== build 75 ==
Design PMPD, start of the top module:
module PMPD(
    input wire clk,
    input wire rst_n,
    input wire sclk,
    input wire mosi,
    input wire ss,
    output wire miso,            
    output wire drive
);
    wire [63:0] state_buffer;
    wire pm;
    wire [15:0] rate_inst;
    wire [15:0] rate_avg;
    wire [7:0] bpm_short_avg;
    wire [7:0] bpm_long_avg;
    wire [5:0] rr_short_avg;
    wire [5:0] rr_long_avg;
    wire pedal_flag;
    wire expression_flag;
    wire bpm_flag;
    wire rr_flag;
    spi_8byte spi (
        .clk(clk),
        .rst_n(rst_n),
        .sclk(sclk),
        .mosi(mosi),
        .ss(ss), 
        .miso(miso), 
        .pm(pm),
        .rate_inst(rate_inst),
        .rate_avg(rate_avg),
        .bpm_short_avg(bpm_short_avg),
        .bpm_long_avg(bpm_long_avg),
        .rr_short_avg(rr_short_avg),
        .rr_long_avg(rr_long_avg),
        .pedal_flag(pedal_flag),
        .expression_flag(expression_flag),
        .bpm_flag(bpm_flag),
        .rr_flag(rr_flag),
        .rx_data(state_buffer)
    );
    wire tick_1hz;
    wire tick_10hz;
    multi_clock_divider prescaler(
        .clk(clk),
        .rst_n(rst_n),
        .tick_1hz(tick_1hz),
        .tick_10hz(tick_10hz)
    );
    check_pedal check_pedal(
        .clk(clk),
        .rst_n(rst_n),
  ...
Settings: LEC_CHECK=0, CAP_MARGIN=20, CORE_MARGIN=2, CORE_UTILIZATION=71, CTS_CLUSTER_DIAMETER=218, CTS_CLUSTER_SIZE=31, HOLD_SLACK_MARGIN=-0.09, PLACE_DENSITY=0.63, SLEW_MARGIN=20, TNS_END_PERCENT=75; clock period 8.19 ns.
run.sh (not shown) runs the stock make flow with config.mk's settings and CLKGATE_MAP_FILE=.
Build 75 ran to completion and came out clean on the timing, design-rule and antenna checks.
Relative to build 75, the following input files were edited for build 42:
- a deleted HOLD_SLACK_MARGIN that had been -0.09
- a deleted CTS_CLUSTER_DIAMETER that had been 218
- a deleted PLACE_DENSITY that had been 0.63
- a change of CORE_UTILIZATION from 71 to 21
- a deleted CTS_CLUSTER_SIZE that had been 31
- a deleted TNS_END_PERCENT that had been 75
- a change of the clock period (ns, I/O delays scaled along) from 8.19 to 15.2
[summary]
Vias per cell, build 42 vs build 75: down by more than a quarter. Relative to build 75, the latest clock arrival within the worst-skew pair of build 42 is higher by 0.15 ns. Taking build 75 as the reference, in build 42 worst setup slack has increased; switching share of total power essentially unchanged; worst ir drop on vdd decreased 0.11 mV; utilization of the core after routing lost 51 points; sequential power dropped about 46%. Build 42 has required time at the endpoint of the critical path above what build 75 had.
Here is what was changed in the inputs of build 78 compared with build 42.
- swapping 21 for 40 in CORE_UTILIZATION
- putting CTS_CLUSTER_DIAMETER at 291 where nothing was set
- putting ABC_AREA at 1 where nothing was set
- swapping 15.2 for 10.0 in the clock period (ns, I/O delays scaled along)
==> results <==
- Re deepest clock path buffer count: build 78 is 1 down on build 42.
- | sequential fraction of design power | build 78 vs build 42 | 1.3 points lower |
- The worst-case setup slack after placement of build 78 is lower than that of build 42.
- Yosys chip area was lower in the run labelled build 42.
- On via count, build 78 does worse than build 42.
- Final area: build 78 and build 42 compared, higher one is build 42
- The cell at the slowest stage of the critical path comes out sky130_fd_sc_hd__fa_1 in one run and sky130_fd_sc_hd__xor2_1 in the other, namely in build 78 and build 42 respectively.
- On final antenna diode count: between build 78 and build 42, it ends up lower for build 42.
- Re met2 usage: build 78 is 13 points up on build 42.
Input-level comparison between build 59 and build 78:
- CTS_CLUSTER_DIAMETER no longer set, was 291
- CTS_CLUSTER_SIZE now 98, previously not set
- CORE_UTILIZATION now 60, was 40
- the clock period (ns, I/O delays scaled along) now 6.87, was 10.0
Notes after the runs:
Build 59 | stages: all done | timing, DRC, antenna: all pass. Going from build 78 to build 59, cell area fell about 0.9%, sequential cell count about even. In the reports for build 78 and build 59, the larger total length of routed met2 wires belongs to build 78.

* * *

Setup of build 44:
Starting RTL as in the previous note.
Design PMPD, start of the top module:
module PMPD(
    input wire clk,
    input wire rst_n,
    input wire sclk,
    input wire mosi,
    input wire ss,
    output wire miso,            
    output wire drive
);
    wire [63:0] state_buffer;
    wire pm;
    wire [15:0] rate_inst;
    wire [15:0] rate_avg;
    wire [7:0] bpm_short_avg;
    wire [7:0] bpm_long_avg;
    wire [5:0] rr_short_avg;
    wire [5:0] rr_long_avg;
    wire pedal_flag;
    wire expression_flag;
    wire bpm_flag;
    wire rr_flag;
    spi_8byte spi (
        .clk(clk),
        .rst_n(rst_n),
        .sclk(sclk),
        .mosi(mosi),
        .ss(ss), 
        .miso(miso), 
        .pm(pm),
        .rate_inst(rate_inst),
        .rate_avg(rate_avg),
        .bpm_short_avg(bpm_short_avg),
        .bpm_long_avg(bpm_long_avg),
        .rr_short_avg(rr_short_avg),
        .rr_long_avg(rr_long_avg),
        .pedal_flag(pedal_flag),
        .expression_flag(expression_flag),
        .bpm_flag(bpm_flag),
        .rr_flag(rr_flag),
        .rx_data(state_buffer)
    );
    wire tick_1hz;
    wire tick_10hz;
    multi_clock_divider prescaler(
        .clk(clk),
        .rst_n(rst_n),
        .tick_1hz(tick_1hz),
        .tick_10hz(tick_10hz)
    );
    check_pedal check_pedal(
        .clk(clk),
        .rst_n(rst_n),
        .tick_10hz(tick_10hz),
        .pedal_buffer(state_buffer[31:24]),
        .pedal_flag(pedal_flag),
        .rate_inst(rate_inst),
        .rate_avg(rate_avg)
    );
    check_expression check_expression(
  ...
Settings: LEC_CHECK=0, ABC_AREA=1, CAP_MARGIN=20, CELL_PAD_IN_SITES_DETAIL_PLACEMENT=2, CORE_ASPECT_RATIO=0.69, CORE_MARGIN=6, CORE_UTILIZATION=22, CTS_CLUSTER_DIAMETER=24, CTS_CLUSTER_SIZE=47, GPL_ROUTABILITY_DRIVEN=1, HOLD_SLACK_MARGIN=-0.08, MAX_ROUTING_LAYER=met4, PLACE_DENSITY_LB_ADDON=0.07, SETUP_SLACK_MARGIN=0.12, SLEW_MARGIN=25; clock period 8.41 ns.
Build 44 has completed all stages; timing, DRC and antenna checks passed.
## Diff of input files: build 49 against build 44
- changing CORE_MARGIN from 6 to 2
- removing CTS_CLUSTER_SIZE (formerly 47)
- removing PLACE_DENSITY_LB_ADDON (formerly 0.07)
- removing CORE_ASPECT_RATIO (formerly 0.69)
- removing HOLD_SLACK_MARGIN (formerly -0.08)
- removing GPL_ROUTABILITY_DRIVEN (formerly 1)
- removing ABC_AREA (formerly 1)
- removing SETUP_SLACK_MARGIN (formerly 0.12)
- removing CTS_CLUSTER_DIAMETER (formerly 24)
- removing MAX_ROUTING_LAYER (formerly met4)
- removing CELL_PAD_IN_SITES_DETAIL_PLACEMENT (formerly 2)
- changing SLEW_MARGIN from 25 to 20
- changing CORE_UTILIZATION from 22 to 37
- changing the clock period (ns, I/O delays scaled along) from 8.41 to 8.01
Findings:
- Combined area of all synthesized cells sits lower in build 49 than in build 44.
- | amount of wire on met2 after detailed routing | build 49 vs build 44 | about 37% lower |
- Compared with build 44, build 49 is more frugal on power.
- Relative to build 44, combinational share of cell area has increased by 8.8 points in build 49.
For build 63, these inputs were changed with respect to build 49:
- CTS_CLUSTER_SIZE now 32, previously not set
- CORE_UTILIZATION now 72, was 37
- PLACE_DENSITY_LB_ADDON now 0.0, previously not set
- SETUP_SLACK_MARGIN now 1.29, previously not set
- the clock period (ns, I/O delays scaled along) now 4.45, was 8.01
Findings:
Build 63 -> stages 100% | layout checks FAIL | setup timing
On global-route usage: between build 63 and build 49, it ends up higher for build 63.
Compared with build 49, in build 63 total power went up 74%, number of clock buffers in the layout decreased by 16% relative to the old numbers, layout-stage area growth over the synthesis result saw an increase, sequential group share of total power increased by 1.8 points relative to the old numbers.
The following lists how build 1 was set up differently from build 63:
- SETUP_SLACK_MARGIN: 1.29 -> unset
- CTS_CLUSTER_SIZE: 32 -> 98
- ABC_AREA: unset -> 1
- PLACE_DENSITY_LB_ADDON: 0.0 -> unset
- CORE_UTILIZATION: 72 -> 59
- the clock period (ns, I/O delays scaled along): 4.45 -> 6.31
[summary]
Build 1 -> stages 100% | layout checks FAIL | setup timing. From build 63 to build 1 the numbers moved as follows: clock tree buffer count of the final layout up 35, total of endpoints with negative setup slack in the final report shows a reduction of 18, total net switching power lost about 27%, total power shrank by 28%. Against build 63, build 1 comes in 2.6 mm higher on wire length reported by the detailed router. As far as relative contribution of combinational cells to total power is concerned, build 63 and build 1 perform about the same. Build 63 → build 1: final design utilization dropped 18 points, count of plain and timing-repair buffers went down by about 60%, synthesized cell count saw an increase.

* * *

## red
Starting RTL as in the previous note.
## PMPD
module PMPD(
    input wire clk,
    input wire rst_n,
    input wire sclk,
    input wire mosi,
    input wire ss,
    output wire miso,            
    output wire drive
);
    wire [63:0] state_buffer;
    wire pm;
    wire [15:0] rate_inst;
    wire [15:0] rate_avg;
    wire [7:0] bpm_short_avg;
    wire [7:0] bpm_long_avg;
    wire [5:0] rr_short_avg;
    wire [5:0] rr_long_avg;
    wire pedal_flag;
    wire expression_flag;
    wire bpm_flag;
    wire rr_flag;
    spi_8byte spi (
        .clk(clk),
        .rst_n(rst_n),
        .sclk(sclk),
        .mosi(mosi),
        .ss(ss), 
        .miso(miso), 
        .pm(pm),
        .rate_inst(rate_inst),
        .rate_avg(rate_avg),
        .bpm_short_avg(bpm_short_avg),
        .bpm_long_avg(bpm_long_avg),
        .rr_short_avg(rr_short_avg),
        .rr_long_avg(rr_long_avg),
        .pedal_flag(pedal_flag),
        .expression_flag(expression_flag),
        .bpm_flag(bpm_flag),
        .rr_flag(rr_flag),
  ...
Settings: LEC_CHECK=0, ABC_AREA=1, CAP_MARGIN=0, CORE_ASPECT_RATIO=0.71, CORE_MARGIN=2, CORE_UTILIZATION=72, CTS_CLUSTER_DIAMETER=397, CTS_CLUSTER_SIZE=10, PLACE_DENSITY_LB_ADDON=0.11, SLEW_MARGIN=20; clock period 4.72 ns.
The flow for red finished, though final verification flagged negative setup slack.
For blue, these inputs were changed with respect to red:
# red
export LEC_CHECK = 0
export ABC_AREA = 1
export CAP_MARGIN = 0
export CORE_ASPECT_RATIO = 0.71
export CORE_MARGIN = 2
export CORE_UTILIZATION = 72
export CTS_CLUSTER_DIAMETER = 397
export CTS_CLUSTER_SIZE = 10
export PLACE_DENSITY_LB_ADDON = 0.11
export SLEW_MARGIN = 20
create_clock -name core_clock -period 4.72 [get_ports {clk}]
# blue
export LEC_CHECK = 0
export CAP_MARGIN = 20
export CORE_MARGIN = 2
export CORE_UTILIZATION = 17
export SLEW_MARGIN = 20
create_clock -name core_clock -period 13.0 [get_ports {clk}]
[summary]
- blue vs red, master of the slowest instance on the critical path: xor2_1 vs or4_4
- NOTE: tally of non-filler cells in the final layout in blue exceeds that of red
- When blue is set beside red, its synthesized instance count turns out to be about 35% smaller.
- Between red and blue, number of CTS-inserted buffers is lower for red, blue comes in above that.
- red ended up with simple AND/OR/NAND/NOR gates as its biggest combinational cell group after synthesis; blue ended up with multiplexers.
- Going from red to blue, core utilization before placement decreased by 56 points relative to the old numbers, maximum resistive drop on vdd fell by 300 uV, via count now sits lower.
- Switching share of total power (lower): blue
- blue finished all stages; the layout is clean.
- Changes observed in blue relative to red: sequential fraction of design power decreased 3.8 points, clock period minus final worst setup slack increased 940 ps, post-cts resize count decreased 176, worst-case hold slack increased 280 ps.
Changes in green relative to blue:
# blue
export LEC_CHECK = 0
export CAP_MARGIN = 20
export CORE_MARGIN = 2
export CORE_UTILIZATION = 17
export SLEW_MARGIN = 20
create_clock -name core_clock -period 13.0 [get_ports {clk}]
# green
export LEC_CHECK = 0
export CAP_MARGIN = 20
export CORE_MARGIN = 2
export CORE_UTILIZATION = 40
export SLEW_MARGIN = 20
create_clock -name core_clock -period 8.01 [get_ports {clk}]
Findings:
green has completed all stages; timing, DRC and antenna checks passed. Summary: with blue as the reference, placed instance count in green moved down by more than a quarter. | average wire per standard cell | green vs blue | 40% higher |. Worst stage delay on the critical path ends up higher on blue.
Here is what was changed in the inputs of orange compared with green.
# green
export LEC_CHECK = 0
export CAP_MARGIN = 20
export CORE_MARGIN = 2
export CORE_UTILIZATION = 40
export SLEW_MARGIN = 20
create_clock -name core_clock -period 8.01 [get_ports {clk}]
# orange
export LEC_CHECK = 0
export CAP_MARGIN = 20
export CORE_MARGIN = 2
export CORE_UTILIZATION = 69
export CTS_CLUSTER_SIZE = 47
export GPL_ROUTABILITY_DRIVEN = 1
export SETUP_SLACK_MARGIN = 0.12
export SLEW_MARGIN = 20
create_clock -name core_clock -period 5.33 [get_ports {clk}]
### Flow results
Per the final summary, green finished and its layout is clean on timing, DRC and antenna. Status orange: flow complete, layout not clean - negative setup slack. Taking green as the reference, in orange count of inserted antenna diode cells now sits lower, via count rose by 1444, buffer-and-inverter tally for the worst setup path rose 2, routed wire length rose by 7.7%, global-route usage shows an increase of 10 points. Looking at routed length on met2, orange sits 16% above green. Time the final worst path needs with I/O delays and setup, green and orange, higher one = green. Between green and orange, the count of fill cells added during filler insertion is lower for orange.
Setup changes, orange to purple
# orange
export LEC_CHECK = 0
export CAP_MARGIN = 20
export CORE_MARGIN = 2
export CORE_UTILIZATION = 69
export CTS_CLUSTER_SIZE = 47
export GPL_ROUTABILITY_DRIVEN = 1
export SETUP_SLACK_MARGIN = 0.12
export SLEW_MARGIN = 20
create_clock -name core_clock -period 5.33 [get_ports {clk}]
# purple
export LEC_CHECK = 0
export CAP_MARGIN = 20
export CORE_MARGIN = 2
export CORE_UTILIZATION = 40
export SLEW_MARGIN = 20
create_clock -name core_clock -period 5.44 [get_ports {clk}]
--- outcome ---
FAIL for each of orange and purple. From the logs: orange reached the end of the flow and failed the layout checks with negative setup slack. From the logs: purple reached the end of the flow and failed the layout checks with negative setup slack. Horizontal die size (purple vs. orange) increases by more than a quarter. Of purple and orange, it is purple that has the higher post-synthesis to final-layout area growth. In the reports for orange and purple, the smaller post-CTS setup buffer count belongs to purple. The run with more routed wire is orange, not purple.
Power figures rest on the tool's default switching activity, not on a simulated workload.
